job 8257:
// Final_Project
module Final_Project(reset,sw1,sw2,sw3,sw4,FPGA_clk,dot_row,dot0_col,dot1_col,
							out1, out2, out3, out4, out5, out6);
make LEC_CHECK=0 CAP_MARGIN=20 CELL_PAD_IN_SITES_GLOBAL_PLACEMENT=2 CORE_MARGIN=2 CORE_UTILIZATION=40 GPL_ROUTABILITY_DRIVEN=0 GPL_TIMING_DRIVEN=0 SLEW_MARGIN=10 finish   # period 10.0 ns
run.sh (not shown) runs the stock make flow with config.mk's settings and CLKGATE_MAP_FILE=.
Every stage of the flow completed for job 8257, and the final layout passed the timing, design-rule and antenna checks.
### job 8257 -> job 8361
--- a/flow/config.mk
+++ b/flow/config.mk
@@ -7,8 +7,5 @@
 export LEC_CHECK = 0
 export CAP_MARGIN = 20
-export CELL_PAD_IN_SITES_GLOBAL_PLACEMENT = 2
 export CORE_MARGIN = 2
-export CORE_UTILIZATION = 40
-export GPL_ROUTABILITY_DRIVEN = 0
-export GPL_TIMING_DRIVEN = 0
-export SLEW_MARGIN = 10
+export CORE_UTILIZATION = 26
+export SLEW_MARGIN = 20
==> flow/constraint.sdc <==
create_clock -name core_clock -period 7.21 [get_ports {FPGA_clk}]
set_input_delay 1.4420 -clock core_clock [delete_from_list [all_inputs] [get_ports {FPGA_clk}]]
set_output_delay 1.4420 -clock core_clock [all_outputs]
set_load 0.01 [all_outputs]
Findings:
- Job 8361 finished end to end and its layout was clean on timing, DRC and antenna.
- The higher logic depth of the worst path, buffers included came out of job 8257.
- Job 8361 ended up with a higher vertical extent of the die than job 8257 did.
- Looking at global-route usage, job 8361 sits 9.7 points lower than job 8257 does.
- Comparing job 8257 against job 8361, there is no change at all in synthesized net count.
- Row net count of the finished layout: job 8361 lower / job 8257 higher
- The combinational fraction of the cell area in job 8361 was higher than what job 8257 gave.
- Highest metal layer with signal wires: met4 -> job 8257, met5 -> job 8361
- Diff job 8257 -> job 8361: total power increased 37%; maximum buffer depth of the clock tree essentially unchanged; worst setup slack decreased 2.22 ns; core area increased about 54%; hold slack essentially unchanged.
Setup changes, job 8361 to job 1971
--- a/flow/config.mk
+++ b/flow/config.mk
@@ -8,4 +8,5 @@
 export CAP_MARGIN = 20
 export CORE_MARGIN = 2
-export CORE_UTILIZATION = 26
+export CORE_UTILIZATION = 68
+export MAX_ROUTING_LAYER = met4
 export SLEW_MARGIN = 20
==> flow/constraint.sdc <==
create_clock -name core_clock -period 4.21 [get_ports {FPGA_clk}]
set_input_delay 0.8420 -clock core_clock [delete_from_list [all_inputs] [get_ports {FPGA_clk}]]
set_output_delay 0.8420 -clock core_clock [all_outputs]
set_load 0.01 [all_outputs]
Results
[flow] job 1971 | stages: complete | final checks: fail | reason: negative setup slack. Job 8361: flow completed, timing, DRC and antenna clean. The post-layout worst setup margin of job 1971 is lower than that of job 8361. Area: job 1971 vs job 8361 -> job 1971 larger. Against job 8361 as the reference, job 1971 delivers a higher final core area utilization. In the floorplan summary, job 1971 is listed with a die area less than that of job 8361. [compare] base=job 8361 new=job 1971: number of antenna repair diodes moved up; first-pass GRT wire length has increased.
Modified inputs, job 8553 compared to job 1971
--- a/flow/config.mk
+++ b/flow/config.mk
@@ -8,5 +8,4 @@
 export CAP_MARGIN = 20
 export CORE_MARGIN = 2
-export CORE_UTILIZATION = 68
-export MAX_ROUTING_LAYER = met4
+export CORE_UTILIZATION = 40
 export SLEW_MARGIN = 20
==> flow/constraint.sdc <==
create_clock -name core_clock -period 10.0 [get_ports {FPGA_clk}]
set_input_delay 2.0000 -clock core_clock [delete_from_list [all_inputs] [get_ports {FPGA_clk}]]
set_output_delay 2.0000 -clock core_clock [all_outputs]
set_load 0.01 [all_outputs]
--- outcome ---
- Job 1971 reports its start point of the critical path as rscore[4] while job 8553 reports rscore[5].
- Job 8553 drops fewer vias than job 1971.
- Job 8553 — detail-routed net length per standard cell about 13% lower, job 1971 as reference
- The higher floorplan-stage core utilization came out of job 1971.
- Job 8553 reached the end of the flow, and the finished layout is clean on the timing, design-rule and antenna checks.
- What job 1971 reported for number of ordinary and repair buffers in the finished layout has to be multiplied by 0.44 to get the figure for job 8553.
- Number of buffers created by CTS of job 8553 exceeds that of job 1971 by more than 10%.
- Status: clock edge transition at the registers on the reported setup and hold paths parity (job 1971, job 8553)
- Clock group power: lower on job 8553
- Total chip power (job 8553 over job 1971): decrease, 57%
- Comparing job 8553 against job 1971, there is no change at all in complex-gate fraction of the synthesized area.
- From job 1971 to job 8553 the numbers moved as follows: inserted tap cell count rose 257, leakage power figure fell about 10%.

---

== run 1 ==
Starting RTL as in the previous note.
export LEC_CHECK = 0
export ABC_AREA = 1
export CAP_MARGIN = 20
export CORE_MARGIN = 2
export CORE_UTILIZATION = 40
export GPL_ROUTABILITY_DRIVEN = 1
export GPL_TIMING_DRIVEN = 1
export MIN_ROUTING_LAYER = met1
export PLACE_DENSITY = 0.51
export SLEW_MARGIN = 5
export TNS_END_PERCENT = 70
create_clock -name core_clock -period 10.0 [get_ports {FPGA_clk}]
What run 2 does differently from run 1 at the input level:
- changing SLEW_MARGIN from 5 to 20
- removing GPL_ROUTABILITY_DRIVEN (formerly 1)
- removing TNS_END_PERCENT (formerly 70)
- removing GPL_TIMING_DRIVEN (formerly 1)
- removing MIN_ROUTING_LAYER (formerly met1)
- changing CORE_UTILIZATION from 40 to 70
- removing PLACE_DENSITY (formerly 0.51)
- changing the clock period (ns, I/O delays scaled along) from 10.0 to 4.78
==> comparison <==
Changes observed in run 2 relative to run 1: die area went down 21000 sq um; core utilization went up 35 points. Going from run 1 to run 2, the number of clock buffers inserted by TritonCTS was found to have gone down by 5. From run 2 to run 1, floorplan net count did not move at all. Number of cells on the worst reg-to-reg path (run 2 vs. run 1) increases by a few percent. Count of nets after finishing ends up lower on run 1. Going from run 1 to run 2, vertical die dimension shrinks by about 24%. Global-route usage over all layers (run 2 over run 1): increase, 15 points. Run 2 ended up with timecount[6] as its worst setup path startpoint; run 1 ended up with timecount[4]. Final checks on run 2, whose flow otherwise completed, came back failing, citing setup timing. Measured against each other, run 2 and run 1 differ in power share of the sequential group, the lower figure coming from run 1. Comparing run 2 and run 1, post-route setup TNS is lower on run 2.
Edits applied to the flow inputs when going from run 2 to run 3:
- setting MAX_ROUTING_LAYER to met4 for the first time
- setting SETUP_SLACK_MARGIN to -0.6 for the first time
- setting PLACE_DENSITY to 0.67 for the first time
- removing ABC_AREA (formerly 1)
- changing CORE_UTILIZATION from 70 to 72
- changing the clock period (ns, I/O delays scaled along) from 4.78 to 8.15
### Flow results
Of run 3 and run 2, only run 3 finishes the flow clean. Status run 2: flow complete, layout not clean - setup timing. Of the two values seen for launch point of the worst path, timecount[6] was produced by run 2 and rscore[5] by run 3. Via count normalized by instance count was higher in run 3 than in run 2. Against run 2, run 3 reports a cell count that is lower. Compared to run 2, run 3 has number of search-and-repair iterations in the first detailed-routing pass 2 lower.
For run 4, these inputs were changed with respect to run 3:
- PLACE_DENSITY no longer set, was 0.67
- CORE_UTILIZATION now 40, was 72
- MAX_ROUTING_LAYER no longer set, was met4
- SETUP_SLACK_MARGIN no longer set, was -0.6
- the clock period (ns, I/O delays scaled along) now 7.21, was 8.15
==> results <==
Cmp run 3 and run 4 / global-route wire length before repair / higher: run 4. Looking at switching portion of total power, run 4 sits 0.25 points above run 3. Compared with run 3, run 4 has less setup slack. For total power, dividing the value from run 4 by the value from run 3 gives 1.17. Changes observed in run 4 relative to run 3: insertion delay at the late pin of the worst-skew pair now sits higher, number of inverters outside the clock class in the layout now sits at about the same level.
diff inputs: run 4 => run 5
- putting CTS_CLUSTER_SIZE at 75 where nothing was set
- putting ABC_AREA at 1 where nothing was set
- putting SETUP_SLACK_MARGIN at 1.25 where nothing was set
- swapping 40 for 72 in CORE_UTILIZATION
- swapping 7.21 for 4.78 in the clock period (ns, I/O delays scaled along)
### Flow results
For run 5, the flow was terminated by a tool error in global routing (5_1_grt) and produced no final design.
Run 5 vs run 4: area figure in the yosys stat output up by a little under 10%
Of run 4 and run 5, run 5 shows the higher detailed placer's ending HPWL, with run 4 below it.
Reported for run 4 and run 5, number of hold-repair buffers added at the cts stage turned out identical to the last digit.
Summary of run 5 over run 4: number of cells produced by synthesis picked up an extra 794; number of resized instances in the post-cts repair step picked up an extra 368.
Input changes introduced in run 6 (baseline for comparison: run 5):
- a change of CTS_CLUSTER_SIZE from 75 to 96
- a deleted ABC_AREA that had been 1
- a deleted SETUP_SLACK_MARGIN that had been 1.25
- a change of CORE_UTILIZATION from 72 to 57
- a change of the clock period (ns, I/O delays scaled along) from 4.78 to 7.4
### Flow results
- Run 6 ran to completion and came out clean on the timing, design-rule and antenna checks.
- Taking run 6 as 1.0, run 5 lands at 1.3 on post-synthesis net count.
- Reported for run 6 and run 5, number of enable flip-flop cells turned out identical to the last digit.
- For number of placement rows, dividing the value from run 6 by the value from run 5 gives 1.08.
- Post-synthesis share of cell area spent on xor and xnor gates (lower): run 5
- Changes observed in run 6 relative to run 5: post-synthesis cell count from yosys saw a decrease; mean instance size in the synthesized netlist saw an increase; area of the die saw an increase.
- Across both runs, chip area from the yosys synthesis statistics was lower for run 6 than for run 5.
- Changes observed in run 6 relative to run 5: synthesized-area fraction occupied by and/or/nand/nor cells -12 points; post-cts hold-fix buffer tally ~0 delta.
- Synthesized cell count down about 25% in run 6 wrt run 5

---

## willow
Starting RTL as in the previous note.
==> flow/config.mk <==
export PLATFORM = sky130hd
export DESIGN_NAME = Final_Project
export DESIGN_NICKNAME = Final_Project
export VERILOG_FILES = /design/flow/design.v
export SDC_FILE = /design/flow/constraint.sdc
export NUM_CORES = 4
export LEC_CHECK = 0
export CAP_MARGIN = 20
export CORE_MARGIN = 2
export CORE_UTILIZATION = 68
export CTS_CLUSTER_DIAMETER = 43
export CTS_CLUSTER_SIZE = 34
export MAX_ROUTING_LAYER = met4
export SETUP_SLACK_MARGIN = 1.12
export SLEW_MARGIN = 20
==> flow/constraint.sdc <==
create_clock -name core_clock -period 4.21 [get_ports {FPGA_clk}]
set_input_delay 0.8420 -clock core_clock [delete_from_list [all_inputs] [get_ports {FPGA_clk}]]
set_output_delay 0.8420 -clock core_clock [all_outputs]
set_load 0.01 [all_outputs]
willow failed in global routing with GRT-0232.
Changes in indigo relative to willow:
# willow
export LEC_CHECK = 0
export CAP_MARGIN = 20
export CORE_MARGIN = 2
export CORE_UTILIZATION = 68
export CTS_CLUSTER_DIAMETER = 43
export CTS_CLUSTER_SIZE = 34
export MAX_ROUTING_LAYER = met4
export SETUP_SLACK_MARGIN = 1.12
export SLEW_MARGIN = 20
create_clock -name core_clock -period 4.21 [get_ports {FPGA_clk}]
# indigo
export LEC_CHECK = 0
export CAP_MARGIN = 20
export CORE_MARGIN = 2
export CORE_UTILIZATION = 72
export CTS_CLUSTER_DIAMETER = 42
export MAX_ROUTING_LAYER = met4
export SETUP_SLACK_MARGIN = 1.09
export SLEW_MARGIN = 20
create_clock -name core_clock -period 4.21 [get_ports {FPGA_clk}]
[summary]
indigo did not run to completion, as it errored out during global routing. Die extent in x ends up higher on willow. Against willow, buffers inserted during post-CTS setup optimization in indigo rose by a few percent. Number of buffers created by CTS was higher in indigo than in willow. Floorplan check, indigo vs willow: die outline smaller in indigo. Placeable core region was lower in indigo than in willow. Compared with willow, indigo shows placement row count that has gone down by a few percent. Measured against willow, the number of resized instances in the post-cts repair step of indigo comes out at 1.11 times the reference value.
The following lists how yarrow was set up differently from indigo:
# indigo
export LEC_CHECK = 0
export CAP_MARGIN = 20
export CORE_MARGIN = 2
export CORE_UTILIZATION = 72
export CTS_CLUSTER_DIAMETER = 42
export MAX_ROUTING_LAYER = met4
export SETUP_SLACK_MARGIN = 1.09
export SLEW_MARGIN = 20
create_clock -name core_clock -period 4.21 [get_ports {FPGA_clk}]
# yarrow
export LEC_CHECK = 0
export ABC_AREA = 1
export CAP_MARGIN = 20
export CORE_MARGIN = 2
export CORE_UTILIZATION = 70
export SLEW_MARGIN = 20
create_clock -name core_clock -period 4.82 [get_ports {FPGA_clk}]
--- outcome ---
Against indigo, count of placed standard cells including taps in yarrow rose by more than a quarter. Per the comparison of yarrow with indigo, total setup buffers inserted after CTS lost 100; post-cts gate resize count lost 376; placer's final routability congestion estimate neither gained nor lost much. Compared with indigo, die outline area in yarrow increased by more than 10%. Changes observed in yarrow relative to indigo: net count of the mapped netlist higher, chip area in the Yosys report higher, number of clock buffers inserted by TritonCTS lower, synthesized area higher. Every stage of yarrow finished as expected; the final checks, on the other hand, flagged negative setup slack, which means the layout fails.
The following lists how maple was set up differently from yarrow:
# yarrow
export LEC_CHECK = 0
export ABC_AREA = 1
export CAP_MARGIN = 20
export CORE_MARGIN = 2
export CORE_UTILIZATION = 70
export SLEW_MARGIN = 20
create_clock -name core_clock -period 4.82 [get_ports {FPGA_clk}]
# maple
export LEC_CHECK = 0
export ABC_AREA = 1
export CAP_MARGIN = 20
export CORE_MARGIN = 2
export CORE_UTILIZATION = 72
export PLACE_DENSITY = 0.82
export SLEW_MARGIN = 20
create_clock -name core_clock -period 4.78 [get_ports {FPGA_clk}]
==> comparison <==
- FAIL for each of maple and yarrow
- maple: all stages done; final checks FAILED (negative setup slack).
- yarrow completed end to end; final checks failed (negative setup slack).
- Against yarrow as the reference, maple delivers a higher violation count after the first detailed-routing iteration.
- The post-route fraction of the period consumed by the critical path reported for maple is greater than that of yarrow by 1.5 points.
- On maple: clock skew is 37 ps lower than what yarrow gave.
- Per the comparison of maple with yarrow, via count went up 5.9%, final area held.
- Going from yarrow to maple, total power draw grew slightly.
- Proportion of total power due to net switching | maple above yarrow
- maple ends up with a post-cts resize count that is 8 higher than in yarrow.
- [compare] base=yarrow new=maple: power share of the clock group went down 0.5 points, clock-pin transition on the worst setup and hold timing paths essentially unchanged.
- Setup slack: maple vs yarrow down 71 ps
> inputs changed (maple -> xenon)
# maple
export LEC_CHECK = 0
export ABC_AREA = 1
export CAP_MARGIN = 20
export CORE_MARGIN = 2
export CORE_UTILIZATION = 72
export PLACE_DENSITY = 0.82
export SLEW_MARGIN = 20
create_clock -name core_clock -period 4.78 [get_ports {FPGA_clk}]
# xenon
export LEC_CHECK = 0
export ABC_AREA = 1
export CAP_MARGIN = 20
export CORE_MARGIN = 2
export CORE_UTILIZATION = 70
export CTS_CLUSTER_DIAMETER = 201
export SLEW_MARGIN = 20
create_clock -name core_clock -period 4.22 [get_ports {FPGA_clk}]
==> results <==
Flow for xenon halted at global routing, error code GRT-0232. Xor and xnor fraction of the mapped netlist area came out exactly the same in maple and xenon. Number of nets at floorplan: maple vs xenon identical. Delta (xenon minus maple): area of the chip up about 2.8%, routability congestion estimate neither gained nor lost much, width of the chip rose 1.4%. Diff maple and xenon: total placed cells including tap cells higher in xenon.

---

== red ==
Final_Project again, from the RTL that the note above started with.
export LEC_CHECK = 0
export ABC_AREA = 1
export CAP_MARGIN = 20
export CORE_MARGIN = 2
export CORE_UTILIZATION = 72
export CTS_CLUSTER_DIAMETER = 210
export GPL_TIMING_DRIVEN = 1
export HOLD_SLACK_MARGIN = -0.09
export MAX_ROUTING_LAYER = met4
export SETUP_SLACK_MARGIN = -0.35
export SLEW_MARGIN = 20
export TNS_END_PERCENT = 80
create_clock -name core_clock -period 4.36 [get_ports {FPGA_clk}]
red finished every stage; the final checks, however, were not passed, the failures being negative setup slack.
Modified inputs, blue compared to red
- ABC_AREA: 1 -> unset
- SETUP_SLACK_MARGIN: -0.35 -> unset
- HOLD_SLACK_MARGIN: -0.09 -> unset
- CORE_UTILIZATION: 72 -> 68
- the clock period (ns, I/O delays scaled along): 4.36 -> 4.86
==> comparison <==
red reports its cell with the biggest individual delay on the critical path as sky130_fd_sc_hd__dfxtp_4 while blue reports sky130_fd_sc_hd__clkdlybuf4s50_1.
Across red and blue, no clean finish was achieved.
red -> stages 100% | layout checks FAIL | negative setup slack
[blue] flow finished | final checks: failed | reasons: negative setup slack
Setup slack: blue and red compared, lower one is red
Relative to red, switching power has decreased by about 20% in blue.
Going from red to blue, switching share of total power saw a decrease, total of endpoints with negative setup slack in the final report saw a decrease, number of clock-tree buffers in the layout saw a decrease, multi-input gate share of total cell area saw an increase.
The lower proportion of synthesized chip area in sequential cells came out of red.
No activity file was given, so power comes from the tool's default toggle rates.
